### flow/run.sh
#!/bin/bash
# the make line also repeats each setting of config.mk as NAME=value (left out here)
make -C /OpenROAD-flow-scripts/flow DESIGN_CONFIG=/design/flow/config.mk WORK_HOME=/design/flow/orfs CLKGATE_MAP_FILE= finish
### flow/config.mk
export PLATFORM = sky130hd
export DESIGN_NAME = cpu_hazard
export DESIGN_NICKNAME = cpu_hazard
export VERILOG_FILES = /design/flow/design.v
export SDC_FILE = /design/flow/constraint.sdc
export NUM_CORES = 4
export LEC_CHECK = 0
export CAP_MARGIN = 20
export CORE_MARGIN = 2
export CORE_UTILIZATION = 72
export PLACE_DENSITY_LB_ADDON = 0.0
export SETUP_SLACK_MARGIN = 1.2
export SLEW_MARGIN = 20
export TNS_END_PERCENT = 5
### flow/constraint.sdc
create_clock -name core_clock -period 4.14 [get_ports {clk}]
set_input_delay 0.8280 -clock core_clock [delete_from_list [all_inputs] [get_ports {clk}]]
set_output_delay 0.8280 -clock core_clock [all_outputs]
set_load 0.01 [all_outputs]
### flow/design.v
`timescale 1ns / 1ps
module cpu_hazard(input wire clk,
           input wire rst,
           input wire enable,
           input wire start,
           output wire d_we,
           output wire [7:0] i_addr,
           output wire [7:0] d_addr,
           input  wire [15:0] i_datain,
           input  wire [15:0] d_datain,
           output wire [15:0] d_dataout,
           output wire busy
    );
    reg [7:0] pc;
    assign i_addr = pc;
    function automatic wr_reg(input [4:0] op);
      wr_reg = (op == 5'b00010) || (op == 5'b01000) || (op == 5'b10001) || (op == 5'b01010) || (op == 5'b10010)
            || (op == 5'b10000) || (op == 5'b01001) || (op == 5'b01011) || (op == 5'b01101) || (op == 5'b01110)
            || (op == 5'b01111)  || (op == 5'b00100)  || (op == 5'b00101)  || (op == 5'b00110) || (op == 5'b00111);
    endfunction
    function automatic rd_r1(input [4:0] op);
      rd_r1 = (op == 5'b00011) || (op == 5'b00010) || (op == 5'b01000) || (op == 5'b10001) || (op == 5'b01010)
           || (op == 5'b10010) || (op == 5'b01100) || (op == 5'b01101) || (op == 5'b01110) || (op == 5'b01111)
           || (op == 5'b00100) || (op == 5'b00110) || (op == 5'b00101) || (op == 5'b00111);
    endfunction
    function automatic rd_r2(input [4:0] op);
      rd_r2 = (op == 5'b01000) || (op == 5'b10001) || (op == 5'b01010) || (op == 5'b10010) || (op == 5'b01100)
           || (op == 5'b01101) || (op == 5'b01110) || (op == 5'b01111);
    endfunction
    function automatic rd_r0(input [4:0] op);
      rd_r0 = (op == 5'b10000) || (op == 5'b01011) || (op == 5'b01001) || (op == 5'b11001) || (op == 5'b11010)
           || (op == 5'b11011) || (op == 5'b11100) || (op == 5'b11101) || (op == 5'b11110) || (op == 5'b11111)
           || (op == 5'b00011);
    endfunction
    function automatic set_flags(input [4:0] op);
      set_flags = (op == 5'b01100) || (op == 5'b01000) || (op == 5'b01001) || (op == 5'b10001) || (op == 5'b01010)
               || (op == 5'b01011) || (op == 5'b10010) || (op == 5'b10000);
    endfunction
    reg state;
    reg next_state;
    reg [15:0] wb_ir;
    reg [15:0] id_ir;
    reg [15:0] ex_ir;
    reg [15:0] mem_ir;
    reg [15:0] reg_A;
    reg [15:0] reg_B;
    reg [15:0] smdr;
    reg [15:0] smdr1;
    reg [15:0] reg_C;
    reg [15:0] reg_C1;
    reg [15:0] gr [0:7];
    reg [15:0] ALUo;
    reg alu_cf;
    reg cf, nf, zf;
    reg dw;
    assign busy = state;
    always @(posedge clk or negedge rst)
    begin
      if (!rst) state <= 1'b0;
      else state <= next_state;
    end
    always @(*)
    begin
      case (state)
        1'b0: if (enable == 1 && start == 1) next_state = 1'b1;
               else next_state = 1'b0;
        default: if (enable == 0 || wb_ir[15:11] == 5'b00001) next_state = 1'b0;
               else next_state = 1'b1;
      endcase
    end
    wire branch_taken = ((ex_ir[15:11] == 5'b11010) && (zf == 1)) || ((ex_ir[15:11] == 5'b11100) && (nf == 1))
                     || ((ex_ir[15:11] == 5'b11011) && (zf == 0)) || ((ex_ir[15:11] == 5'b11101) && (nf == 0))
                     || ((ex_ir[15:11] == 5'b11110) && (cf == 1)) || ((ex_ir[15:11] == 5'b11111) && (cf == 0))
                     || (ex_ir[15:11] == 5'b11001);
    wire [4:0] if_op = i_datain[15:11];
    wire load_use = (id_ir[15:11] == 5'b00010) &&
                    ((rd_r1(if_op) && id_ir[10:8] == i_datain[6:4]) ||
                     (rd_r2(if_op) && id_ir[10:8] == i_datain[2:0]) ||
                     (rd_r0(if_op) && id_ir[10:8] == i_datain[10:8]));
    always @(posedge clk or negedge rst)
    begin
      if (!rst)
      begin
        id_ir <= 16'b0;
        pc <= 8'b0;
      end
      else if (state == 1'b1)
      begin
        if (branch_taken)
        begin
          pc <= ALUo[7:0];
          id_ir <= 16'b0;
        end
        else if (id_ir[15:11] == 5'b11000)
        begin
          pc <= id_ir[7:0];
          id_ir <= 16'b0;
        end
        else if (load_use)
        begin
          pc <= pc;
          id_ir <= 16'b0;
        end
        else
        begin
          pc <= pc + 1;
          id_ir <= i_datain;
        end
      end
    end
    function automatic [15:0] fwd(input [2:0] r);
      if (wr_reg(ex_ir[15:11]) && ex_ir[15:11] != 5'b00010 && ex_ir[10:8] == r)
        fwd = ALUo;
      else if (wr_reg(mem_ir[15:11]) && mem_ir[10:8] == r)
        fwd = (mem_ir[15:11] == 5'b00010) ? d_datain : reg_C;
      else if (wr_reg(wb_ir[15:11]) && wb_ir[10:8] == r)
        fwd = reg_C1;
      else
        fwd = gr[r];
    endfunction
    wire [4:0] id_op = id_ir[15:11];
    always @(posedge clk or negedge rst)
    begin
      if (!rst)
      begin
        ex_ir <= 0;
        reg_A <= 0;
        reg_B <= 0;
        smdr <= 0;
      end
      else if (state == 1'b1)
      begin
        if (branch_taken)
        begin
          ex_ir <= 16'b0;
          reg_A <= 16'b0;
          reg_B <= 16'b0;
        end
        else
        begin
          ex_ir <= id_ir;
          if (rd_r0(id_op) && id_op != 5'b00011)
            reg_A <= fwd(id_ir[10:8]);
          else if (rd_r1(id_op))
            reg_A <= fwd(id_ir[6:4]);
          if (id_op == 5'b00010 || id_op == 5'b00011 || id_op == 5'b00100 || id_op == 5'b00110
              || id_op == 5'b00101 || id_op == 5'b00111)
            reg_B <= {12'b0, id_ir[3:0]};
          else if (id_op == 5'b10000)
            reg_B <= {id_ir[7:0], 8'b0};
          else if (rd_r0(id_op))
            reg_B <= {8'b0, id_ir[7:0]};
          else if (rd_r2(id_op))
            reg_B <= fwd(id_ir[2:0]);
        end
        if (id_op == 5'b00011)
          smdr <= fwd(id_ir[10:8]);
      end
    end
    always @(*)
    begin
      alu_cf = cf;
      ALUo = reg_A + reg_B;
      case (ex_ir[15:11])
        5'b01000, 5'b01001, 5'b10000: {alu_cf, ALUo} = {1'b0, reg_A} + {1'b0, reg_B};
        5'b10001:              {alu_cf, ALUo} = {1'b0, reg_A} + {1'b0, reg_B} + {16'b0, cf};
        5'b01010, 5'b01011, 5'b01100:  {alu_cf, ALUo} = {1'b0, reg_A} - {1'b0, reg_B};
        5'b10010:              {alu_cf, ALUo} = {1'b0, reg_A} - {1'b0, reg_B} - {16'b0, cf};
        5'b01101:               ALUo = reg_A & reg_B;
        5'b01110:                ALUo = reg_A | reg_B;
        5'b01111:               ALUo = reg_A ^ reg_B;
        5'b00100, 5'b00101:         ALUo = reg_A << reg_B[3:0];
        5'b00110:               ALUo = reg_A >> reg_B[3:0];
        5'b00111:               ALUo = $signed(reg_A) >>> reg_B[3:0];
        default:            ALUo = reg_A + reg_B;
      endcase
    end
    always @(posedge clk or negedge rst)
    begin
      if (!rst)
      begin
        mem_ir <= 0;
        reg_C <= 0;
        zf <= 0;
        nf <= 0;
        cf <= 0;
        dw <= 0;
        smdr1 <= 0;
      end
      else if (state == 1'b1)
      begin
        mem_ir <= ex_ir;
        reg_C <= ALUo;
        smdr1 <= smdr;
        if (set_flags(ex_ir[15:11]))
        begin
          zf <= (ALUo == 0);
          nf <= ALUo[15];
          cf <= alu_cf;
        end
        dw <= (ex_ir[15:11] == 5'b00011);
      end
    end
    assign d_addr = reg_C[7:0];
    assign d_dataout = smdr1;
    assign d_we = dw;
    always @(posedge clk or negedge rst)
    begin
      if (!rst)
      begin
        wb_ir <= 0;
        reg_C1 <= 0;
      end
      else if (state == 1'b1)
      begin
        wb_ir <= mem_ir;
        if (mem_ir[15:11] == 5'b00010)
          reg_C1 <= d_datain;
        else
          reg_C1 <= reg_C;
      end
    end
    integer k;
    always @(posedge clk or negedge rst)
    begin
      if (!rst)
      begin
        for (k = 0; k < 8; k = k + 1) gr[k] <= 16'b0;
      end
      else if (state == 1'b1)
      begin
        if (wr_reg(wb_ir[15:11]))
          gr[wb_ir[10:8]] <= reg_C1;
      end
    end
endmodule
==> Slide: Implementation Results, run 1 <==
Physical Implementation Snapshot

Status
  – Outcome: no timing/DRC/antenna violations

Cells and area
  – Layout Utilization: 0.837
  – Area Overhead vs Synth: 14.8%
  – Finished Layout Cells: 2985
  – Layout Nets: approximately 2700

STA
  – Tmin final: approximately 3.8 ns
  – RSZ-0062 raised after global routing: true
  – Clock Skews: 0.0201 ns
  – Setup TNS: 0 ns
  – Fin. Hold Viols: 0
  – Setup violators final: 0
  – Slew HR: 0.275
  – Fmax: roughly 0.27 GHz
  – Slew @ Worst Pin: between 1 and 1.5 ns
  – Slew Viols, Final: 0
  – Final hold slack: roughly 0.26 ns
  – Final period util: 0.911

Min path
  – Min-Delay Path Class: in -> async

Global routing
  – Global-route wire length before repair: between 100000 and 150000 um
  – Vias in the first global route: ~22000
  – Total GRT Usage: 0.511
  – Initial antenna violation count: 2
  – Overflow after GRT: 0
  – Largest net degree at the start of global routing: ~96

Routing
  – Detail Route Antenna Nets: 0
  – Drt drc: 0
  – Routed vias/inst: ~7.6
  – Vias post-DR: roughly 23000
  – Pre-Repair DR Iteration Count: 9
  – First DRT Iteration DRCs: approximately 3800
  – Average routed wire per standard cell: 28.3 um
  – Wirelength, routed: 84600 um

Worst setup path
  – CP startpoint: reg_B[1]
  – CP bufs+invs: 1
  – Worst path top cell family by delay: AND-OR/OR-AND gates
  – Crit Reg-Reg Startpoint: reg_B[1]
  – CP max-delay cell: or4b_4
  – CP endpoint kind: register
  – End point of the critical path: zf
  – CP cell instances: clkinvlp_4 > ha_4 > nor2_1 > o31ai_2 > xnor2_2 > o22ai_1 > a221o_1 > a211oi_1 > and3_1 > nand3_2 > or4b_4 > o21ai_1
  – Critical Path RT: 4.65 ns
  – Crit path kind: reg -> reg
  – Crit start category: register
  – Slowest stage delay, CP: 0.54 ns
  – Worst path arrival time: approximately 4.3 ns
  – R2R cell count: 12
  – Worst R2R Setup Slack: approximately 0.37 ns
  – Crit Reg-Reg Endpoint: zf
  – Worst Path Max Fanout: 4
  – CP Depth: 12

Synthesis
  – Area reported by Yosys stat: between 20000 and 25000 um^2
  – Top-area cell share: 0.313
  – # Cells Yosys: approximately 2500
  – Post-synth EDFFs: 0
  – Adder share: 0.0323
  – Synth top cell by count: dfrtp_1
  – Syn Nets: ~2600
  – Ys async rst share: 1.00
  – Top non-seq family: AND-OR/OR-AND gates
  – Synth Instances: ~2500
  – And-or/or-and share of the synthesized area: 0.223
  – Post-Syn Area: about 22000 um^2
  – Area leader, netlist: dfrtp_1
  – Top cells, area: dfrtp_1 (31%), mux2_2 (9.6%), mux2i_1 (5.7%)
  – Distinct lib cells used: about 110
  – Yosys simple share: 0.149
  – Yosys xor share: 0.0322
  – Synth flops: between 200 and 300
  – Sequential area share after synthesis: 0.313
  – Synth warn: 2
  – Commonest flop: dfrtp_1
  – Top cells by count: dfrtp_1 (277), nor2_1 (223), o21ai_0 (200), mux2_2 (189), nand2_1 (186)
  – Mux area share: 0.195
  – Syn avg cell area: 8.87 um^2

Clocking
  – CTS max path bufs: 3
  – Root buffer cell: clkbuf_16
  – Hold-fix buffer count after cts: 0
  – TritonCTS Buffers: 30
  – H-tree levels: 1
  – Clock-pin slew on the worst setup and hold paths: around 0.06 ns
  – CTS Sinks: roughly 280
  – CTS tree: done
  – Worst-skew pair later-pin latency: around 0.58 ns

Run
  – Tool warnings: just over 60
  – Max Cap Viol: 0

Place
  – Post-DP HPWL: roughly 60000 um
  – Placed instance count: approximately 2900
  – Routability cong.: around 1.1
  – IO buf count: around 69

Die
  – Die width: ~180 um
  – Die Y: around 180 um
  – Core Rows: ~64
  – Die ar.: approximately 32000 um^2
  – Core area: 30400 um^2
  – I/O Pins: 70
  – Starting Density: 0.729
cell type report:
class	instances	area [um^2]
diodes	1	2.50
flip-flops and latches	277	6950
well taps	396	495
inverters	96	364
fillers	1760	4970
multi-input cells	1923	14600
repair buffers	236	1980
clock buffers	42	877
clock inverters	14	180
through the flow:
| stage | cell area (um^2) | setup WS, ns |
|---|---|---|
| 5_1_grt | 25500 | 0.315 |
| 4_1_cts | 25000 | 0.435 |
| 3_3_place_gp | 23700 | -0.0314 |
| 3_5_place_dp | 23700 | -0.176 |
| 6_report | 25500 | 0.367 |
| 2_1_floorplan | 22400 | 0.665 |
what timing repair did:
item                                    in CTS  in global routing
buffers inserted                            20                 20
endpoints found under the setup margin      86                136
pin swaps                                   24                 34
resized                                     26                 61
routing by layer:
layer	up-vias	track usage	wire, um
met5	-	0	0
met4	0	0.425	9330
met3	731	0.125	10100
met2	2105	0.782	37000
met1	10600	0.613	28100
li1	9340	-	-
==> inputs of run 2 (changes only) <==
Settings changed: CORE_UTILIZATION 72 to 68, CTS_CLUSTER_DIAMETER set to 26, CTS_CLUSTER_SIZE set to 33, PLACE_DENSITY_LB_ADDON 0.0 to not set, SETUP_SLACK_MARGIN 1.2 to 0.54, TNS_END_PERCENT 5 to not set.
Clock period 4.14 ns to 3.87 ns, I/O delays scaled along.
==> Slide: Implementation Results, run 2 <==
Run Summary

Status
  – Outcome: stopped before the end
  – Stopped at: global routing (5_1_grt)
  – Tool error: [ERROR GRT-0232] Routing congestion too high. Check the congestion heatmap in the GUI.

Synthesis
  – Synth warn: 2
  – Synth Instances: 2500
  – Sequential area share after synthesis: 0.313
  – Area reported by Yosys stat: roughly 22000 um^2
  – Post-synth EDFFs: 0
  – Top non-seq family: AND-OR/OR-AND gates
  – Ys async rst share: 1.00
  – Yosys simple share: 0.149
  – Synth flops: ~280
  – Syn Nets: roughly 2600
  – And-or/or-and share of the synthesized area: 0.223
  – Top cells by count: dfrtp_1 (277), nor2_1 (223), o21ai_0 (200), mux2_2 (189), nand2_1 (186)
  – Top-area cell share: 0.313
  – Yosys xor share: 0.0322
  – Post-Syn Area: 22200 um^2
  – Mux area share: 0.195
  – Commonest flop: dfrtp_1
  – Distinct lib cells used: between 100 and 150
  – # Cells Yosys: approximately 2500
  – Adder share: 0.0323
  – Top cells, area: dfrtp_1 (31%), mux2_2 (9.6%), mux2i_1 (5.7%)
  – Synth top cell by count: dfrtp_1
  – Syn avg cell area: between 8 and 9 um^2
  – Area leader, netlist: dfrtp_1

Place
  – IO buf count: between 60 and 70
  – Routability cong.: approximately 1.1
  – Placed Area: between 20000 and 25000 um^2
  – Dpl ws: -0.0808 ns
  – Placed instance count: 2993
  – Post-DP HPWL: between 60000 and 70000 um

Clocking
  – CTS max path bufs: 3
  – TritonCTS Buffers: around 66
  – H-tree levels: 3
  – Root buffer cell: clkbuf_16
  – CTS Sinks: between 200 and 300

Die
  – Core Rows: 66
  – Die Y: ~180 um
  – Starting Density: 0.687
  – Die ar.: roughly 34000 um^2
  – Core area: approximately 32000 um^2
  – I/O Pins: ~70
  – Die width: between 150 and 200 um

Global routing
  – Total GRT Usage: 0.677
  – Overflow after GRT: 7
## run 2: timing repair
action,4_1_cts
setup buffers,36
endpoints found under the setup margin,61
gates resized,99
hold buffers,0
pin swaps,55
## run 2: per-layer routing
layer | GRT overflow | track usage
met3 | 2 | 0.463
met1 | 0 | 0.687
met5 | 0 | 0.0756
met2 | 1 | 0.887
met4 | 4 | 0.680
==> inputs of run 3 (changes only) <==
Settings changed: CAP_MARGIN 20 to 0, CORE_UTILIZATION 68 to 72, CTS_CLUSTER_DIAMETER 26 to 104, CTS_CLUSTER_SIZE 33 to not set, MAX_ROUTING_LAYER set to met4, SETUP_SLACK_MARGIN 0.54 to -0.38.
Clock period 3.87 ns to 5.08 ns, I/O delays scaled along.
==> Slide: Implementation Results, run 3 <==
Physical Implementation Snapshot

STA
  – Setup violators final: 0
  – RSZ-0062 raised after global routing: false
  – Setup TNS: 0 ns
  – Slew HR: 0.229
  – Tmin final: roughly 4.6 ns
  – Fmax: around 0.22 GHz
  – Final period util: 0.899
  – Slew @ Worst Pin: 1.15 ns
  – Clock Skews: between 0.07 and 0.08 ns
  – Final hold slack: roughly 0.4 ns
  – Slew Viols, Final: 0
  – Fin. Hold Viols: 0

Clocking
  – Worst-skew pair later-pin latency: ~0.62 ns
  – CTS tree: done
  – H-tree levels: 1
  – Root buffer cell: clkbuf_16
  – CTS Sinks: 277
  – Hold-fix buffer count after cts: 0
  – CTS max path bufs: 3
  – Post-CTS Setup Bufs: 0
  – TritonCTS Buffers: 30
  – Clock-pin slew on the worst setup and hold paths: approximately 0.070 ns
  – PostCTS Resize Cnt: 0

Routing
  – Wirelength, routed: 87200 um
  – First DRT Iteration DRCs: roughly 4800
  – Pre-Repair DR Iteration Count: 12
  – Vias post-DR: roughly 23000
  – Routed vias/inst: between 7 and 8
  – Average routed wire per standard cell: about 30 um
  – Drt drc: 0
  – Detail Route Antenna Nets: 0

Global routing
  – Total GRT Usage: 0.546
  – Overflow after GRT: 0
  – Initial antenna violation count: 1
  – Largest net degree at the start of global routing: around 110
  – Global-route wire length before repair: between 100000 and 150000 um
  – Vias in the first global route: approximately 22000

Worst setup path
  – CP cell instances: inv_1 > ha_1 > nand2_1 > o311ai_0 > o211ai_1 > nor4b_2 > nand4_1 > nor2_1 > xor2_1 > a211oi_1 > mux2_2 > a21oi_1
  – Slowest stage delay, CP: just under 0.7 ns
  – Worst path arrival time: 4.96 ns
  – Crit Reg-Reg Endpoint: smdr[12]
  – Crit start category: register
  – Crit Reg-Reg Startpoint: reg_A[3]
  – Crit path kind: reg -> reg
  – CP bufs+invs: 1
  – CP startpoint: reg_A[3]
  – Worst R2R Setup Slack: about 0.5 ns
  – End point of the critical path: smdr[12]
  – Worst Path Max Fanout: 13
  – CP max-delay cell: a211oi_1
  – R2R cell count: 12
  – CP endpoint kind: register
  – Worst path top cell family by delay: AND-OR/OR-AND gates
  – Critical Path RT: 5.48 ns
  – CP Depth: 12

Synthesis
  – Post-synth EDFFs: 0
  – Commonest flop: dfrtp_1
  – Synth warn: 2
  – Yosys simple share: 0.149
  – Synth top cell by count: dfrtp_1
  – Synth flops: 277
  – Mux area share: 0.195
  – Top cells, area: dfrtp_1 (31%), mux2_2 (9.6%), mux2i_1 (5.7%)
  – Adder share: 0.0323
  – Top non-seq family: AND-OR/OR-AND gates
  – Syn avg cell area: just under 9 um^2
  – Area reported by Yosys stat: approximately 22000 um^2
  – Top cells by count: dfrtp_1 (277), nor2_1 (223), o21ai_0 (200), mux2_2 (189), nand2_1 (186)
  – Yosys xor share: 0.0322
  – Ys async rst share: 1.00
  – Synth Instances: 2500
  – Top-area cell share: 0.313
  – Sequential area share after synthesis: 0.313
  – Post-Syn Area: between 20000 and 25000 um^2
  – And-or/or-and share of the synthesized area: 0.223
  – Syn Nets: approximately 2600
  – # Cells Yosys: 2500
  – Area leader, netlist: dfrtp_1
  – Distinct lib cells used: 111

Cells and area
  – Layout Nets: between 2000 and 3000
  – Finished Layout Cells: ~2900
  – Layout Utilization: 0.797
  – Area Overhead vs Synth: 9.40%
  – Combinational gate area: about 14000 um^2
  – Register area: roughly 6900 um^2
  – Fillers: about 1800

Die
  – Die ar.: approximately 32000 um^2
  – Die width: 179 um
  – Die Y: about 180 um
  – Core area: about 30000 um^2
  – Core Rows: 64
  – I/O Pins: approximately 70
  – Starting Density: 0.729

Place
  – Post-DP HPWL: 58400 um
  – IO buf count: slightly below 70
  – Routability cong.: 1.15
  – Placed instance count: approximately 2800

Run
  – Tool warnings: roughly 64
  – Max Cap Viol: 0

Status
  – Outcome: no timing/DRC/antenna violations

Min path
  – Min-Delay Path Class: in -> async
-- run 3: cell type report --
type	instances	area share
Tap cell	396	0.0204
Timing Repair Buffer	151	0.0551
Multi-Input combinational cell	1923	0.579
Inverter	96	0.0149
Sequential cell	277	0.286
Antenna cell	1	0.000103
Clock buffer	38	0.0334
Clock inverter	18	0.0106
-- run 3: layer usage --
layer / up-vias / global-route usage / part of all wire
li1: 9156 / - / -
met1: 10500 / 0.627 / 0.31
met2: 2420 / 0.788 / 0.42
met3: 870 / 0.168 / 0.15
met4: 0 / 0.444 / 0.12
met5: - / - / 0
-- run 3: stage by stage --
step,worst slack (ns),instance area [um^2]
finish,0.513,24300
global route,0.339,24300
CTS,0.690,24200
detailed placement,0.730,23200
global placement,0.873,23200
floorplan,0.976,22200
==> inputs of run 4 (changes only) <==
Settings changed: CAP_MARGIN 0 to 20, CORE_UTILIZATION 72 to 71, CTS_CLUSTER_DIAMETER 104 to not set, MAX_ROUTING_LAYER met4 to not set, SETUP_SLACK_MARGIN -0.38 to not set.
Clock period 5.08 ns to 3.22 ns, I/O delays scaled along.
==> Slide: Implementation Results, run 4 <==
Run Summary

Synthesis
  – Ys async rst share: 1.00
  – Commonest flop: dfrtp_1
  – Distinct lib cells used: between 100 and 150
  – Yosys simple share: 0.149
  – Synth Instances: around 2500
  – Syn avg cell area: around 9 um^2
  – Area reported by Yosys stat: approximately 22000 um^2
  – # Cells Yosys: roughly 2500
  – Top cells, area: dfrtp_1 (31%), mux2_2 (9.6%), mux2i_1 (5.7%)
  – Post-synth EDFFs: 0
  – Top cells by count: dfrtp_1 (277), nor2_1 (223), o21ai_0 (200), mux2_2 (189), nand2_1 (186)
  – Synth warn: 2
  – Mux area share: 0.195
  – Area leader, netlist: dfrtp_1
  – Yosys xor share: 0.0322
  – Top-area cell share: 0.313
  – Adder share: 0.0323
  – And-or/or-and share of the synthesized area: 0.223
  – Top non-seq family: AND-OR/OR-AND gates
  – Syn Nets: about 2600
  – Sequential area share after synthesis: 0.313
  – Synth flops: between 200 and 300
  – Post-Syn Area: approximately 22000 um^2
  – Synth top cell by count: dfrtp_1

Place
  – Post-DP HPWL: 63400 um
  – Placed Area: around 26000 um^2
  – IO buf count: about 69
  – Routability cong.: ~1.1
  – Dpl ws: -0.515 ns

Clocking
  – H-tree levels: 1
  – CTS Sinks: between 200 and 300
  – Hold-fix buffer count after cts: 0
  – TritonCTS Buffers: 29
  – Root buffer cell: clkbuf_16
  – CTS max path bufs: 3

Die
  – Starting Density: 0.723
  – I/O Pins: about 70
  – Die Y: between 150 and 200 um
  – Core Rows: roughly 64
  – Die width: between 150 and 200 um
  – Core area: between 30000 and 40000 um^2
  – Die ar.: between 30000 and 40000 um^2

Status
  – Tool error: [ERROR GRT-0232] Routing congestion too high. Check the congestion heatmap in the GUI.
  – Stopped at: global routing (5_1_grt)
  – Outcome: stopped before the end

Global routing
  – Total GRT Usage: 0.750
  – Overflow after GRT: 123
run 4: per-stage QoR:
| stage | setup TNS, ns | cells |
|---|---|---|
| after global placement | -9.76 | 3121 |
| after CTS | -9.52 | 3196 |
| after detailed placement | -14.14 | 3121 |
| after floorplan | -2.28 | 2500 |
run 4: metal layers:
layer  track usage  overflow
met3         0.581         9
met1         0.759         0
met2         0.922        56
met5         0.188         1
met4         0.756        57
run 4: timing repair:
action | CTS
buffers inserted | 31
resized | 85
cloned | 0
setup endpoints to repair | 59
pin swaps | 55
==> inputs of run 5 (changes only) <==
Settings changed: CORE_UTILIZATION 71 to 40.
Clock period 3.22 ns to 6.0 ns, I/O delays scaled along.
==> Slide: Implementation Results, run 5 <==
Physical Implementation Snapshot

Status
  – Outcome: no timing/DRC/antenna violations

STA
  – Fin. Hold Viols: 0
  – Final period util: 0.808
  – Slew Viols, Final: 0
  – RSZ-0062 raised after global routing: false
  – Setup ws final: about 1.1 ns
  – Clock Skews: ~0.024 ns
  – Setup violators final: 0
  – Slew @ Worst Pin: roughly 1.3 ns
  – Setup TNS: 0 ns
  – Tmin final: between 4 and 5 ns
  – Slew HR: 0.131
  – Fmax: just over 0.2 GHz
  – Final hold slack: roughly 0.5 ns

Routing
  – Average routed wire per standard cell: roughly 27 um
  – Drt drc: 0
  – Met2 WL post-DR: between 30000 and 40000 um
  – Vias post-DR: 21100
  – First DRT Iteration DRCs: roughly 2600
  – Diode count: 0
  – DR WL met3: 8290 um
  – Detail Route Antenna Nets: 0
  – WL met1: ~35000 um
  – Top sig layer: met4
  – Pre-Repair DR Iteration Count: 13
  – Routed vias/inst: 6.51
  – Wirelength, routed: approximately 87000 um

Global routing
  – Largest net degree at the start of global routing: between 90 and 100
  – Initial antenna violation count: 0
  – Global-route wire length before repair: between 100000 and 150000 um
  – Total GRT Usage: 0.302
  – Vias in the first global route: between 15000 and 20000
  – Overflow after GRT: 0

Min path
  – Hold Path Origin: smdr1[14]
  – Hold Path End: smdr1[14]
  – Min-Delay Path Class: reg -> reg
  – Worst hold stages: 1

Run
  – Tool warnings: approximately 60
  – Max Cap Viol: 0

Worst setup path
  – Worst R2R Setup Slack: 1.15 ns
  – Crit Reg-Reg Startpoint: reg_A[4]
  – CP bufs+invs: 1
  – CP startpoint: reg_A[4]
  – Crit path kind: reg -> reg
  – Crit start category: register
  – Critical Path RT: around 6.5 ns
  – Worst Path Max Fanout: 13
  – End point of the critical path: zf
  – CP endpoint kind: register
  – Slowest stage delay, CP: 0.81 ns
  – Worst path arrival time: about 5.3 ns
  – CP cell instances: inv_1 > ha_1 > a21oi_1 > o22ai_1 > and4_1 > nor4b_4 > nand4_4 > xnor2_1 > a221oi_1 > or4b_1 > o21ai_1
  – Crit Reg-Reg Endpoint: zf
  – Worst path top cell family by delay: AND-OR/OR-AND gates
  – R2R cell count: 11
  – CP Depth: 11
  – CP max-delay cell: a21oi_1

Synthesis
  – And-or/or-and share of the synthesized area: 0.223
  – Syn avg cell area: between 8 and 9 um^2
  – Adder share: 0.0323
  – Top non-seq family: AND-OR/OR-AND gates
  – Yosys xor share: 0.0322
  – Distinct lib cells used: 111
  – Syn Nets: 2592
  – Synth Instances: roughly 2500
  – Area leader, netlist: dfrtp_1
  – Top-area cell share: 0.313
  – Top cells by count: dfrtp_1 (277), nor2_1 (223), o21ai_0 (200), mux2_2 (189), nand2_1 (186)
  – Sequential area share after synthesis: 0.313
  – Post-synth EDFFs: 0
  – Commonest flop: dfrtp_1
  – # Cells Yosys: 2500
  – Synth top cell by count: dfrtp_1
  – Synth warn: 2
  – Yosys simple share: 0.149
  – Post-Syn Area: roughly 22000 um^2
  – Area reported by Yosys stat: around 22000 um^2
  – Synth flops: approximately 280
  – Ys async rst share: 1.00
  – Mux area share: 0.195
  – Top cells, area: dfrtp_1 (31%), mux2_2 (9.6%), mux2i_1 (5.7%)

Cells and area
  – Combinational gate area: 14000 um^2
  – Layout Utilization: 0.451
  – Register area: about 7000 um^2
  – Final Cell Area: roughly 25000 um^2
  – Area Overhead vs Synth: 11.8%
  – Finished Layout Cells: ~3200
  – Fillers: ~5300
  – Layout Nets: between 2000 and 3000

Die
  – Die width: around 240 um
  – I/O Pins: 70
  – Die ar.: approximately 57000 um^2
  – Starting Density: 0.403
  – Core area: 55000 um^2
  – Core Rows: ~86
  – Die Y: between 200 and 250 um

Clocking
  – H-tree levels: 2
  – CTS tree: done
  – PostCTS Resize Cnt: 0
  – TritonCTS Buffers: 35
  – CTS Sinks: ~280
  – Post-CTS Setup Bufs: 0
  – CTS max path bufs: 3
  – Hold-fix buffer count after cts: 0
  – Worst-skew pair later-pin latency: around 0.56 ns
  – Root buffer cell: clkbuf_16
  – Clock-pin slew on the worst setup and hold paths: roughly 0.070 ns

Place
  – Post-DP HPWL: between 60000 and 70000 um
  – Placed Area: approximately 24000 um^2
  – Routability cong.: around 0.99
  – IO buf count: slightly below 70
  – Dpl ws: 1.26 ns
  – Placed instance count: about 3200
==> run 5: per-layer routing <==
| layer | vias to the layer above | track usage |
|---|---|---|
| li1 | 9151 | - |
| met1 | 10500 | 0.403 |
| met2 | 1223 | 0.478 |
| met3 | 242 | 0.0482 |
| met4 | 0 | 0.141 |
| met5 | - | 0 |
==> run 5: layout make-up <==
type | instances | area share
Inverter | 96 | 0.0145
Clock inverter | 15 | 0.0113
Tap cell | 748 | 0.0378
Sequential cell | 277 | 0.280
Timing Repair Buffer | 139 | 0.0498
Multi-Input combinational cell | 1923 | 0.567
Clock buffer | 45 | 0.0398
==> inputs of run 6 (changes only) <==
Settings changed: CORE_UTILIZATION 40 to 64, SETUP_SLACK_MARGIN set to 1.1.
Clock period 6.0 ns to 4.01 ns, I/O delays scaled along.
==> Slide: Implementation Results, run 6 <==
Physical Implementation Snapshot

Worst setup path
  – Critical Path RT: around 4.5 ns
  – Crit Reg-Reg Startpoint: reg_B[0]
  – CP bufs+invs: 1
  – Worst path top cell family by delay: AND-OR/OR-AND gates
  – CP max-delay cell: or4_4
  – CP Depth: 13
  – R2R cell count: 13
  – Crit path kind: reg -> reg
  – Crit Reg-Reg Endpoint: reg_A[15]
  – Crit start category: register
  – Worst R2R Setup Slack: approximately 0.13 ns
  – End point of the critical path: reg_A[15]
  – Slowest stage delay, CP: ~0.52 ns
  – CP cell instances: ha_4 > fa_2 > a211oi_4 > buf_4 > o2111ai_2 > nor4b_4 > o2111a_2 > nand4_4 > or4_4 > and3_4 > o311a_4 > a221oi_2 > a22o_1
  – Worst Path Max Fanout: 6
  – Worst path arrival time: approximately 4.4 ns
  – CP startpoint: reg_B[0]
  – CP endpoint kind: register

Synthesis
  – Sequential area share after synthesis: 0.313
  – Synth flops: approximately 280
  – Area reported by Yosys stat: 22200 um^2
  – Synth warn: 2
  – # Cells Yosys: ~2500
  – Top cells, area: dfrtp_1 (31%), mux2_2 (9.6%), mux2i_1 (5.7%)
  – Commonest flop: dfrtp_1
  – Adder share: 0.0323
  – Syn Nets: about 2600
  – Yosys xor share: 0.0322
  – And-or/or-and share of the synthesized area: 0.223
  – Post-synth EDFFs: 0
  – Post-Syn Area: 22200 um^2
  – Top-area cell share: 0.313
  – Ys async rst share: 1.00
  – Area leader, netlist: dfrtp_1
  – Synth top cell by count: dfrtp_1
  – Syn avg cell area: 8.87 um^2
  – Synth Instances: 2500
  – Distinct lib cells used: 111
  – Top cells by count: dfrtp_1 (277), nor2_1 (223), o21ai_0 (200), mux2_2 (189), nand2_1 (186)
  – Yosys simple share: 0.149
  – Top non-seq family: AND-OR/OR-AND gates
  – Mux area share: 0.195

Global routing
  – Global-route wire length before repair: ~130000 um
  – Total GRT Usage: 0.475
  – Initial antenna violation count: 1
  – Overflow after GRT: 0
  – Largest net degree at the start of global routing: approximately 87
  – Vias in the first global route: 22100

Die
  – Core area: 34300 um^2
  – Die Y: approximately 190 um
  – Starting Density: 0.647
  – Die width: about 190 um
  – Die ar.: about 36000 um^2
  – Core Rows: 68
  – I/O Pins: about 70

Routing
  – Drt drc: 0
  – Routed vias/inst: between 7 and 8
  – Vias post-DR: ~23000
  – Pre-Repair DR Iteration Count: 8
  – Detail Route Antenna Nets: 0
  – Average routed wire per standard cell: 28.0 um
  – Wirelength, routed: a little under 90000 um
  – Diode count: 0
  – First DRT Iteration DRCs: ~3200

STA
  – Final hold slack: 0.155 ns
  – Tmin final: roughly 3.9 ns
  – Slew @ Worst Pin: between 1 and 1.5 ns
  – Setup violators final: 0
  – Setup ws final: 0.127 ns
  – Slew HR: 0.262
  – Final period util: 0.968
  – Fin. Hold Viols: 0
  – RSZ-0062 raised after global routing: true
  – Clock Skews: about 0.018 ns
  – Slew Viols, Final: 0
  – Fmax: roughly 0.26 GHz
  – Setup TNS: 0 ns

Clocking
  – Root buffer cell: clkbuf_16
  – CTS tree: done
  – Hold-fix buffer count after cts: 0
  – Clock-pin slew on the worst setup and hold paths: 0.07 ns
  – CTS Sinks: approximately 280
  – TritonCTS Buffers: 30
  – Worst-skew pair later-pin latency: roughly 0.59 ns
  – CTS max path bufs: 3
  – H-tree levels: 1

Place
  – Dpl ws: approximately 0.077 ns
  – Placed Area: ~24000 um^2
  – IO buf count: just under 70
  – Routability cong.: roughly 1.1
  – Post-DP HPWL: 62300 um

Status
  – Outcome: no timing/DRC/antenna violations

Cells and area
  – Area Overhead vs Synth: 20.4%
  – Final Cell Area: around 27000 um^2
  – Layout Nets: 2744
  – Layout Utilization: 0.779

Run
  – Tool warnings: between 60 and 70
  – Max Cap Viol: 0

Min path
  – Min-Delay Path Class: in -> async
## run 6: layout make-up
type                            instances  area [um^2]
Multi-Input combinational cell       1924        14900
Clock inverter                         13          169
Timing Repair Buffer                  323         2880
Sequential cell                       277         6960
Clock buffer                           40          858
Tap cell                              455          569
Fill cell                            2319         7590
Inverter                               96          368
## run 6: routing by layer
metal / GRT usage / vias to the layer above / share of wire
met5: 0 / - / 0.00013
met4: 0.414 / 2 / 0.11
met3: 0.0952 / 597 / 0.11
met2: 0.743 / 1785 / 0.44
met1: 0.561 / 10700 / 0.34
li1: - / 9519 / -
## run 6: repair_timing
action,CTS,global route
setup endpoints to repair,122,106
cloned,2,1
gates resized,150,54
pin swaps,60,38
setup buffers,46,37
## run 6: per-stage QoR
stage / cells
3_5_place_dp: 2988
3_3_place_gp: 2988
2_1_floorplan: 2500
6_report: 3128
5_1_grt: 3128
4_1_cts: 3089
==> inputs of run 7 (changes only) <==
Settings changed: CORE_UTILIZATION 64 to 71, SETUP_SLACK_MARGIN 1.1 to 0.6.
Clock period 4.01 ns to 4.04 ns, I/O delays scaled along.
==> Slide: Implementation Results, run 7 <==
Physical Implementation Snapshot

STA
  – Slew @ Worst Pin: 2.02 ns
  – Tmin final: roughly 4.1 ns
  – Final period util: 1.02
  – Fmax: roughly 0.24 GHz
  – Slew Viols, Final: 4
  – Fin. Hold Viols: 0
  – Slew HR: -0.358
  – Setup TNS: -0.0689 ns
  – Setup ws final: -0.0683 ns
  – Final hold slack: 0.274 ns
  – Setup violators final: 2
  – RSZ-0062 raised after global routing: true
  – Clock Skews: between 0.02 and 0.03 ns

Synthesis
  – Area leader, netlist: dfrtp_1
  – Sequential area share after synthesis: 0.313
  – Top cells by count: dfrtp_1 (277), nor2_1 (223), o21ai_0 (200), mux2_2 (189), nand2_1 (186)
  – Yosys simple share: 0.149
  – Mux area share: 0.195
  – Yosys xor share: 0.0322
  – Synth Instances: roughly 2500
  – Syn Nets: between 2000 and 3000
  – Synth top cell by count: dfrtp_1
  – Top-area cell share: 0.313
  – And-or/or-and share of the synthesized area: 0.223
  – Adder share: 0.0323
  – Top non-seq family: AND-OR/OR-AND gates
  – Area reported by Yosys stat: between 20000 and 25000 um^2
  – # Cells Yosys: 2500
  – Synth warn: 2
  – Post-synth EDFFs: 0
  – Syn avg cell area: 8.87 um^2
  – Distinct lib cells used: 111
  – Commonest flop: dfrtp_1
  – Top cells, area: dfrtp_1 (31%), mux2_2 (9.6%), mux2i_1 (5.7%)
  – Post-Syn Area: around 22000 um^2
  – Synth flops: 277
  – Ys async rst share: 1.00

Die
  – I/O Pins: 70
  – Core area: 30700 um^2
  – Die ar.: ~33000 um^2
  – Die width: about 180 um
  – Starting Density: 0.723
  – Die Y: approximately 180 um
  – Core Rows: 64

Worst setup path
  – End point of the critical path: reg_B[1]
  – Crit Reg-Reg Endpoint: reg_B[1]
  – Worst R2R Setup Slack: -0.07 ns
  – Slowest stage delay, CP: 1.17 ns
  – CP startpoint: mem_ir[12]
  – CP cell instances: nor2b_1 > nand2_1 > buf_4 > mux2i_1 > o21ai_0 > mux2_2 > a22oi_2 > o21ai_0
  – Crit Reg-Reg Startpoint: mem_ir[12]
  – Critical Path RT: between 4 and 5 ns
  – Worst path arrival time: about 4.5 ns
  – Crit start category: register
  – Crit path kind: reg -> reg
  – Worst Path Max Fanout: 10
  – CP endpoint kind: register
  – R2R cell count: 8
  – Worst path top cell family by delay: multiplexers
  – CP Depth: 8
  – CP max-delay cell: mux2i_1
  – CP dominant cell by count: o21ai_0
  – CP bufs+invs: 1

Run
  – Tool warnings: slightly below 70
  – Max Cap Viol: 1

Cells and area
  – Area Overhead vs Synth: 17.8%
  – Layout Nets: 2698

Clocking
  – CTS Sinks: 277
  – Hold-fix buffer count after cts: 0
  – Clock-pin slew on the worst setup and hold paths: 0.06 ns
  – TritonCTS Buffers: 30
  – CTS max path bufs: 3
  – Worst-skew pair later-pin latency: about 0.6 ns
  – CTS tree: done
  – Root buffer cell: clkbuf_16
  – H-tree levels: 1

Global routing
  – Global-route wire length before repair: around 140000 um
  – Vias in the first global route: between 20000 and 25000
  – Total GRT Usage: 0.558
  – Initial antenna violation count: 5
  – Largest net degree at the start of global routing: 101
  – Overflow after GRT: 0

Routing
  – Pre-Repair DR Iteration Count: 13
  – Wirelength, routed: 98000 um
  – First DRT Iteration DRCs: roughly 5000
  – Detail Route Antenna Nets: 0
  – Routed vias/inst: 8.23
  – Average routed wire per standard cell: about 32 um
  – Vias post-DR: around 25000
  – Drt drc: 0

Place
  – IO buf count: around 70
  – Routability cong.: around 1.1
  – Dpl ws: 0.0966 ns
  – Post-DP HPWL: 61100 um

Status
  – Violated checks: max-capacitance violations, max-slew violations, negative setup slack
  – Outcome: failed layout checks

Min path
  – Min-Delay Path Class: in -> async
run 7: what timing repair did:
item,CTS,global route
pin swaps,31,33
resized,64,92
buffers inserted,26,29
endpoints found under the setup margin,44,58
run 7: through the flow:
step	util	cell area, um^2	instances
after floorplan	-	22400	2500
after global placement	0.779	23900	2915
after detailed placement	0.780	23900	2915
after CTS	0.831	25500	2997
after global routing	0.852	26100	3026
final	0.852	26100	3030
run 7: metal layers:
layer	share of wire	GRT usage	wire length (um)	up-vias
met5	0	0	0	-
met1	0.31	0.646	30000	11300
li1	-	-	-	9434
met4	0.13	0.474	12300	0
met2	0.40	0.819	39600	2981
met3	0.16	0.208	16000	1197
run 7: cell type report:
type / count / area [um^2]
well taps: 396 / 495
inverters: 96 / 377
repair buffers: 278 / 2420
multi-input cells: 1923 / 14800
fillers: 1568 / 4540
flip-flops and latches: 277 / 6950
clock inverters: 20 / 278
diodes: 4 / 10.0
clock buffers: 36 / 835
==> inputs of run 8 (changes only) <==
Settings changed: ABC_AREA set to 1, CORE_UTILIZATION 71 to 72, CTS_CLUSTER_DIAMETER set to 400, CTS_CLUSTER_SIZE set to 100, PLACE_DENSITY set to 0.39, SETUP_SLACK_MARGIN 0.6 to not set.
Clock period 4.04 ns to 2.8 ns, I/O delays scaled along.
==> Slide: Implementation Results, run 8 <==
Run Summary

Status
  – Outcome: stopped before the end
  – Stopped at: global routing (5_1_grt)
  – Tool error: [ERROR GRT-0232] Routing congestion too high. Check the congestion heatmap in the GUI.

Die
  – Core Rows: 63
  – Die ar.: between 30000 and 40000 um^2
  – Die Y: around 180 um
  – I/O Pins: around 70
  – Die width: ~180 um
  – Core area: between 20000 and 30000 um^2
  – Starting Density: 0.727

Synthesis
  – Yosys simple share: 0.310
  – Synth flops: between 200 and 300
  – Syn avg cell area: roughly 6.6 um^2
  – Adder share: 0.0335
  – Syn Nets: approximately 3300
  – Top-area cell share: 0.324
  – Top cells by count: nand2_1 (973), o21ai_0 (406), inv_1 (336), dfrtp_1 (277), nand3_1 (224)
  – Mux area share: 0.00468
  – Synth Instances: roughly 3300
  – Yosys xor share: 0.0170
  – Top non-seq family: simple AND/OR/NAND/NOR gates
  – # Cells Yosys: 3251
  – Post-Syn Area: about 21000 um^2
  – Sequential area share after synthesis: 0.324
  – Synth warn: 2
  – Area reported by Yosys stat: roughly 21000 um^2
  – Top cells, area: dfrtp_1 (32%), nand2_1 (17%), o21ai_0 (9.5%)
  – And-or/or-and share of the synthesized area: 0.209
  – Distinct lib cells used: between 50 and 60
  – Ys async rst share: 1.00
  – Commonest flop: dfrtp_1
  – Synth top cell by count: nand2_1
  – Area leader, netlist: dfrtp_1
  – Post-synth EDFFs: 0

Global routing
  – Overflow after GRT: around 330
  – Total GRT Usage: 0.831

Place
  – Placed instance count: 3856
  – IO buf count: between 60 and 70
  – Placed Area: between 20000 and 25000 um^2
  – Routability cong.: between 1 and 1.5
  – Post-DP HPWL: 65200 um
  – Dpl ws: -0.483 ns

Clocking
  – Root buffer cell: clkbuf_16
  – CTS max path bufs: 3
  – H-tree levels: 1
  – CTS Sinks: roughly 280
  – TritonCTS Buffers: 6
==> run 8: what timing repair did <==
action / CTS
hold buffers: 1
pin swaps: 48
gates resized: 202
endpoints found under the setup margin: 64
buffers inserted: 18
endpoints found under the hold margin: 73
==> run 8: metal layers <==
layer	overflow	track usage
met2	175	0.963
met1	20	0.840
met3	16	0.706
met4	118	0.805
met5	3	0.506
==> inputs of run 9 (changes only) <==
Settings changed: ABC_AREA 1 to not set, CAP_MARGIN 20 to 10, CELL_PAD_IN_SITES_DETAIL_PLACEMENT set to 1, CORE_ASPECT_RATIO set to 0.88, CORE_UTILIZATION 72 to 18, CTS_CLUSTER_DIAMETER 400 to not set, CTS_CLUSTER_SIZE 100 to 99, MIN_ROUTING_LAYER set to met1, PLACE_DENSITY 0.39 to 0.42, SLEW_MARGIN 20 to 10.
Clock period 2.8 ns to 4.66 ns, I/O delays scaled along.
==> Slide: Implementation Results, run 9 <==
Physical Implementation Snapshot

Status
  – Outcome: no timing/DRC/antenna violations

Worst setup path
  – End point of the critical path: reg_B[13]
  – CP Depth: 15
  – Worst path arrival time: slightly below 5 ns
  – CP bufs+invs: 3
  – Crit Reg-Reg Startpoint: reg_A[0]
  – Critical Path RT: 5.13 ns
  – CP startpoint: reg_A[0]
  – CP max-delay cell: a211oi_1
  – CP cell instances: inv_1 > ha_1 > inv_1 > fa_1 > nor2b_1 > o31ai_1 > buf_4 > xnor2_2 > nand3_2 > nor4_1 > nand4_1 > xor2_1 > a211oi_1 > mux2_2 > o21ai_1
  – Slowest stage delay, CP: just over 0.8 ns
  – CP dominant cell by count: inv_1
  – Crit Reg-Reg Endpoint: reg_B[13]
  – Crit start category: register
  – Worst Path Max Fanout: 7
  – Worst R2R Setup Slack: approximately 0.28 ns
  – Crit path kind: reg -> reg
  – Worst path top cell family by delay: simple AND/OR/NAND/NOR gates
  – R2R cell count: 15
  – CP endpoint kind: register

STA
  – Fin. Hold Viols: 0
  – Clock Skews: 0.0646 ns
  – Slew HR: 0.105
  – RSZ-0062 raised after global routing: false
  – Tmin final: approximately 4.4 ns
  – Final period util: 0.940
  – Setup violators final: 0
  – Setup TNS: 0 ns
  – Fmax: between 0.2 and 0.25 GHz
  – Slew @ Worst Pin: roughly 1.3 ns
  – Slew Viols, Final: 0

Global routing
  – Initial antenna violation count: 6
  – Global-route wire length before repair: ~150000 um
  – Vias in the first global route: between 20000 and 25000
  – Largest net degree at the start of global routing: between 90 and 100
  – Total GRT Usage: 0.161
  – Overflow after GRT: 0

Routing
  – Average routed wire per standard cell: approximately 24 um
  – Vias post-DR: between 20000 and 25000
  – Wirelength, routed: 103000 um
  – WL met1: 49100 um
  – Drt drc: 0
  – DR WL met3: ~9100 um
  – Met2 WL post-DR: roughly 42000 um
  – Detail Route Antenna Nets: 0
  – Top sig layer: met5
  – Diode count: 0
  – Routed vias/inst: 4.99
  – Pre-Repair DR Iteration Count: 5
  – First DRT Iteration DRCs: 1763

Die
  – Die Y: ~330 um
  – Die width: between 300 and 400 um
  – I/O Pins: ~70
  – Core area: around 120000 um^2
  – Core Rows: about 120
  – Die ar.: around 130000 um^2
  – Starting Density: 0.182

Place
  – Placed Area: ~25000 um^2
  – IO buf count: roughly 69
  – Routability cong.: 0.917
  – Post-DP HPWL: slightly below 80000 um
  – Placed instance count: about 4200

Synthesis
  – Distinct lib cells used: ~110
  – # Cells Yosys: between 2000 and 3000
  – And-or/or-and share of the synthesized area: 0.223
  – Top cells, area: dfrtp_1 (31%), mux2_2 (9.6%), mux2i_1 (5.7%)
  – Adder share: 0.0323
  – Yosys simple share: 0.149
  – Synth top cell by count: dfrtp_1
  – Synth Instances: roughly 2500
  – Area reported by Yosys stat: approximately 22000 um^2
  – Syn Nets: roughly 2600
  – Area leader, netlist: dfrtp_1
  – Post-Syn Area: approximately 22000 um^2
  – Top non-seq family: AND-OR/OR-AND gates
  – Top-area cell share: 0.313
  – Top cells by count: dfrtp_1 (277), nor2_1 (223), o21ai_0 (200), mux2_2 (189), nand2_1 (186)
  – Yosys xor share: 0.0322
  – Synth warn: 2
  – Syn avg cell area: roughly 8.9 um^2
  – Post-synth EDFFs: 0
  – Commonest flop: dfrtp_1
  – Mux area share: 0.195
  – Synth flops: roughly 280
  – Ys async rst share: 1.00
  – Sequential area share after synthesis: 0.313

Clocking
  – Worst-skew pair later-pin latency: 0.62 ns
  – CTS tree: done
  – CTS max path bufs: 3
  – Hold-fix buffer count after cts: 0
  – TritonCTS Buffers: 38
  – Root buffer cell: clkbuf_16
  – CTS Sinks: ~280
  – Post-CTS Setup Bufs: 0
  – H-tree levels: 2
  – Clock-pin slew on the worst setup and hold paths: about 0.060 ns
  – PostCTS Resize Cnt: 0

Cells and area
  – Final Cell Area: ~27000 um^2
  – Layout Nets: between 2000 and 3000
  – Finished Layout Cells: roughly 4200
  – Area Overhead vs Synth: 19.8%

Run
  – Tool warnings: between 50 and 60
  – Max Cap Viol: 0

Min path
  – Min-Delay Path Class: in -> async
==> run 9: final cells by class <==
type | count | area, um^2
clock buffers | 52 | 1090
clock inverters | 17 | 234
fillers | 14300 | 95300
inverters | 96 | 360
multi-input cells | 1923 | 14100
flip-flops and latches | 277 | 6950
well taps | 1647 | 2060
repair buffers | 214 | 1810
==> run 9: stage by stage <==
stage | setup slack (ns) | hold WS, ns | util
after floorplan | 0.556 | 0.450 | -
after global placement | 0.373 | 0.490 | 0.207
after detailed placement | 0.342 | 0.493 | 0.207
after CTS | 0.341 | 0.370 | 0.218
after global routing | 0.0507 | 0.423 | 0.218
final | 0.281 | 0.363 | 0.218
==> run 9: layer usage <==
| layer | vias up | global-route usage |
|---|---|---|
| met5 | - | 0 |
| met4 | 4 | 0.0428 |
| met3 | 158 | 0.0496 |
| met2 | 738 | 0.226 |
| met1 | 10900 | 0.234 |
| li1 | 9314 | - |
==> inputs of run 10 (changes only) <==
Settings changed: CAP_MARGIN 10 to 20, CELL_PAD_IN_SITES_DETAIL_PLACEMENT 1 to not set, CORE_ASPECT_RATIO 0.88 to not set, CORE_UTILIZATION 18 to 58, CTS_CLUSTER_SIZE 99 to not set, MIN_ROUTING_LAYER met1 to not set, PLACE_DENSITY 0.42 to not set, SLEW_MARGIN 10 to 20.
Clock period 4.66 ns to 3.26 ns, I/O delays scaled along.
==> Slide: Implementation Results, run 10 <==
Physical Implementation Snapshot

STA
  – Fmax: around 0.27 GHz
  – RSZ-0062 raised after global routing: true
  – Setup violators final: 38
  – Tmin final: 3.71 ns
  – Slew Viols, Final: 0
  – Slew @ Worst Pin: approximately 1.2 ns
  – Clock Skews: 0.0158 ns
  – Slew HR: 0.224
  – Setup ws final: -0.450 ns
  – Final period util: 1.14
  – Fin. Hold Viols: 0

Routing
  – Vias post-DR: roughly 23000
  – Average routed wire per standard cell: around 26 um
  – Pre-Repair DR Iteration Count: 6
  – First DRT Iteration DRCs: ~2600
  – Drt drc: 0
  – Wirelength, routed: approximately 90000 um
  – Routed vias/inst: about 6.8
  – Detail Route Antenna Nets: 0

Die
  – Die ar.: roughly 40000 um^2
  – Starting Density: 0.589
  – Die width: approximately 200 um
  – I/O Pins: around 70
  – Core area: roughly 38000 um^2
  – Core Rows: 71
  – Die Y: ~200 um

Synthesis
  – Synth top cell by count: dfrtp_1
  – Synth warn: 2
  – Syn avg cell area: 8.87 um^2
  – Top cells by count: dfrtp_1 (277), nor2_1 (223), o21ai_0 (200), mux2_2 (189), nand2_1 (186)
  – # Cells Yosys: ~2500
  – Top cells, area: dfrtp_1 (31%), mux2_2 (9.6%), mux2i_1 (5.7%)
  – Distinct lib cells used: 111
  – Commonest flop: dfrtp_1
  – Mux area share: 0.195
  – Adder share: 0.0323
  – Post-synth EDFFs: 0
  – Top non-seq family: AND-OR/OR-AND gates
  – Area reported by Yosys stat: about 22000 um^2
  – Yosys xor share: 0.0322
  – Area leader, netlist: dfrtp_1
  – Top-area cell share: 0.313
  – Post-Syn Area: ~22000 um^2
  – Yosys simple share: 0.149
  – Syn Nets: approximately 2600
  – And-or/or-and share of the synthesized area: 0.223
  – Synth flops: 277
  – Synth Instances: 2500
  – Ys async rst share: 1.00
  – Sequential area share after synthesis: 0.313

Clocking
  – CTS Sinks: 277
  – Hold-fix buffer count after cts: 0
  – Clock-pin slew on the worst setup and hold paths: 0.06 ns
  – TritonCTS Buffers: 31
  – CTS max path bufs: 3
  – Root buffer cell: clkbuf_16
  – H-tree levels: 1
  – Worst-skew pair later-pin latency: 0.58 ns
  – CTS tree: done

Worst setup path
  – Crit start category: register
  – Worst Path Max Fanout: 6
  – CP max-delay cell: or4_4
  – Worst R2R Setup Slack: -0.45 ns
  – Crit path kind: reg -> reg
  – CP endpoint kind: register
  – Worst path top cell family by delay: AND-OR/OR-AND gates
  – CP Depth: 15
  – Critical Path RT: approximately 3.8 ns
  – R2R cell count: 15
  – End point of the critical path: reg_A[15]
  – CP startpoint: reg_A[2]
  – Slowest stage delay, CP: around 0.51 ns
  – CP cell instances: inv_1 > ha_4 > buf_12 > a211oi_4 > buf_6 > buf_4 > o21bai_1 > nor4b_4 > o2111a_2 > nand4_4 > or4_4 > and3_4 > o311a_4 > a221oi_2 > a22o_1
  – Crit Reg-Reg Startpoint: reg_A[2]
  – CP bufs+invs: 4
  – Worst path arrival time: about 4.2 ns
  – Crit Reg-Reg Endpoint: reg_A[15]

Place
  – Post-DP HPWL: ~66000 um
  – Routability cong.: 1.09
  – IO buf count: between 60 and 70
  – Placed instance count: between 3000 and 4000

Run
  – Tool warnings: around 67
  – Max Cap Viol: 0

Global routing
  – Vias in the first global route: around 22000
  – Total GRT Usage: 0.439
  – Global-route wire length before repair: ~130000 um
  – Overflow after GRT: 0
  – Initial antenna violation count: 0
  – Largest net degree at the start of global routing: 121

Cells and area
  – Area Overhead vs Synth: 26.6%
  – Layout Nets: 2928
  – Finished Layout Cells: approximately 3400

Status
  – Outcome: failed layout checks
  – Violated checks: negative setup slack

Min path
  – Min-Delay Path Class: in -> async
==> run 10: area by class of cell <==
cell class              instances  area [um^2]
inverters                      96          367
multi-input cells            1923        14900
well taps                     511          639
diodes                          1         2.50
fillers                      2812         9600
clock buffers                  43          871
flip-flops and latches        277         6950
repair buffers                507         4270
clock inverters                11         87.6
==> run 10: through the flow <==
| stage | hold WS, ns | TNS [ns] | utilization | cell area, um^2 | setup WS [ns] |
|---|---|---|---|---|---|
| after floorplan | 0.356 | -1.69 | - | 22400 | -0.215 |
| after CTS | 0.0977 | -6.24 | 0.728 | 27400 | -0.390 |
| after global routing | 0.100 | -14.05 | 0.745 | 28100 | -0.568 |
| after global placement | 0.491 | -8.95 | 0.691 | 26000 | -0.408 |
| final | 0.0476 | -8.35 | 0.745 | 28100 | -0.450 |
| after detailed placement | 0.495 | -11.58 | 0.691 | 26000 | -0.513 |
==> run 10: layer usage <==
metal	GRT usage	share of wire	wire, um	up-vias
met1	0.528	0.36	31900	11000
met2	0.693	0.45	40100	1500
met3	0.0800	0.093	8290	445
li1	-	-	-	9897
met5	0	0	0	-
met4	0.349	0.096	8490	0
==> run 10: repair_timing <==
action	4_1_cts	5_1_grt
gates resized	75	115
pin swaps	34	54
buffers inserted	21	30
endpoints found under the setup margin	54	64
hold endpoints to repair	0	0
==> inputs of run 11 (changes only) <==
Settings changed: ABC_AREA set to 1, CORE_MARGIN 2 to 3, CORE_UTILIZATION 58 to 49, CTS_CLUSTER_SIZE set to 79, GPL_TIMING_DRIVEN set to 0, MAX_ROUTING_LAYER set to met5, PLACE_DENSITY_LB_ADDON set to 0.24, SETUP_SLACK_MARGIN set to 0.37, SLEW_MARGIN 20 to 10.
Clock period 3.26 ns to 4.64 ns, I/O delays scaled along.
==> Slide: Implementation Results, run 11 <==
Physical Implementation Snapshot

STA
  – Slew Viols, Final: 0
  – Slew @ Worst Pin: roughly 1.0 ns
  – Tmin final: roughly 4.1 ns
  – Slew HR: 0.310
  – Setup violators final: 0
  – RSZ-0062 raised after global routing: true
  – Fin. Hold Viols: 0
  – Final period util: 0.892
  – Clock Skews: 0.0248 ns
  – Setup ws final: roughly 0.5 ns
  – Fmax: around 0.24 GHz

Routing
  – Diode count: 0
  – First DRT Iteration DRCs: between 3000 and 4000
  – Routed vias/inst: 6.30
  – Wirelength, routed: approximately 100000 um
  – Pre-Repair DR Iteration Count: 7
  – Detail Route Antenna Nets: 0
  – Vias post-DR: 24900
  – Drt drc: 0
  – Average routed wire per standard cell: ~26 um

Cells and area
  – Register area: slightly below 7000 um^2
  – Fillers: between 4000 and 5000
  – Combinational gate area: 12300 um^2
  – Layout Nets: roughly 3400
  – Layout Utilization: 0.563
  – Area Overhead vs Synth: 12.0%

Synthesis
  – Area leader, netlist: dfrtp_1
  – Ys async rst share: 1.00
  – Yosys xor share: 0.0170
  – Area reported by Yosys stat: 21400 um^2
  – Top-area cell share: 0.324
  – Commonest flop: dfrtp_1
  – Syn avg cell area: approximately 6.6 um^2
  – Distinct lib cells used: ~57
  – Syn Nets: 3343
  – And-or/or-and share of the synthesized area: 0.209
  – Yosys simple share: 0.310
  – # Cells Yosys: roughly 3300
  – Post-Syn Area: 21400 um^2
  – Top cells, area: dfrtp_1 (32%), nand2_1 (17%), o21ai_0 (9.5%)
  – Synth flops: about 280
  – Top non-seq family: simple AND/OR/NAND/NOR gates
  – Synth Instances: 3251
  – Synth top cell by count: nand2_1
  – Post-synth EDFFs: 0
  – Synth warn: 2
  – Top cells by count: nand2_1 (973), o21ai_0 (406), inv_1 (336), dfrtp_1 (277), nand3_1 (224)
  – Sequential area share after synthesis: 0.324
  – Mux area share: 0.00468
  – Adder share: 0.0335

Global routing
  – Initial antenna violation count: 1
  – Vias in the first global route: approximately 24000
  – Largest net degree at the start of global routing: roughly 110
  – Total GRT Usage: 0.429
  – Overflow after GRT: 0
  – Global-route wire length before repair: ~150000 um

Worst setup path
  – Crit start category: register
  – CP bufs+invs: 5
  – Worst Path Max Fanout: 11
  – Critical Path RT: around 5.1 ns
  – CP dominant cell by count: nand2_1
  – CP cell instances: clkbuf_2 > clkinvlp_4 > buf_2 > ha_1 > buf_6 > inv_4 > a21oi_2 > nand2_1 > nand2_1 > nand3_1 > nor2_2 > nand2_1 > nand3_1 > nand2_1 > nor2_1 > nand2_1 > o21ai_1 > nand2_1 > nand3_1 > o21ai_0
  – R2R cell count: 20
  – Slowest stage delay, CP: just over 0.4 ns
  – Worst path arrival time: approximately 4.6 ns
  – End point of the critical path: reg_A[5]
  – Crit Reg-Reg Startpoint: reg_B[2]
  – CP startpoint: reg_B[2]
  – CP max-delay cell: dfrtp_1
  – Crit path kind: reg -> reg
  – Worst path top cell family by delay: simple AND/OR/NAND/NOR gates
  – CP endpoint kind: register
  – CP Depth: 20
  – Crit Reg-Reg Endpoint: reg_A[5]
  – Worst R2R Setup Slack: around 0.50 ns

Die
  – Core area: approximately 43000 um^2
  – Starting Density: 0.503
  – Die Y: 215 um
  – Core Rows: 75
  – Die width: approximately 210 um
  – I/O Pins: ~70
  – Die ar.: approximately 46000 um^2

Clocking
  – Clock-pin slew on the worst setup and hold paths: around 0.06 ns
  – Post-CTS Setup Bufs: 0
  – TritonCTS Buffers: 30
  – H-tree levels: 1
  – Worst-skew pair later-pin latency: 0.59 ns
  – CTS tree: done
  – CTS Sinks: 277
  – CTS max path bufs: 3
  – Root buffer cell: clkbuf_16

Place
  – Routability cong.: roughly 1.1
  – IO buf count: ~69
  – Post-DP HPWL: roughly 79000 um
  – Dpl ws: around 0.30 ns

Min path
  – Min-Delay Path Class: in -> async

Run
  – Tool warnings: between 60 and 70
  – Max Cap Viol: 0

Status
  – Outcome: no timing/DRC/antenna violations
-- run 11: through the flow --
stage / TNS (ns) / std cells / hold slack [ns] / instance area, um^2
after floorplan: 0 / 3251 / 0.449 / 21400
after global placement: -2511.33 / 3897 / 0.459 / 22800
after detailed placement: 0 / 3900 / 0.459 / 22900
after CTS: 0 / 3954 / 0.337 / 23900
after global routing: 0 / 3954 / 0.360 / 23900
final: 0 / 3954 / 0.290 / 23900
-- run 11: layer usage --
layer | track usage | share of wire | vias up
met3 | 0.0688 | 0.095 | 583
met5 | 0 | 0 | -
met2 | 0.687 | 0.44 | 1849
met1 | 0.489 | 0.35 | 11400
met4 | 0.399 | 0.12 | 0
li1 | - | - | 11000
-- run 11: area by class of cell --
| class | instances | share of cell area |
|---|---|---|
| buffer | 167 | 0.0322 |
| multi-input combinational | 2439 | 0.514 |
| timing repair buffer | 72 | 0.0317 |
| inverter | 368 | 0.0582 |
| tap | 577 | 0.0302 |
| clock inverter | 9 | 0.00648 |
| clock buffer | 45 | 0.0375 |
| sequential | 277 | 0.290 |
-- run 11: repair_timing --
| item | 4_1_cts | 5_1_grt |
|---|---|---|
| resized | 2 | 12 |
| setup endpoints to repair | 2 | 33 |
| hold endpoints to repair | 0 | 0 |
| hold buffers | 0 | 0 |
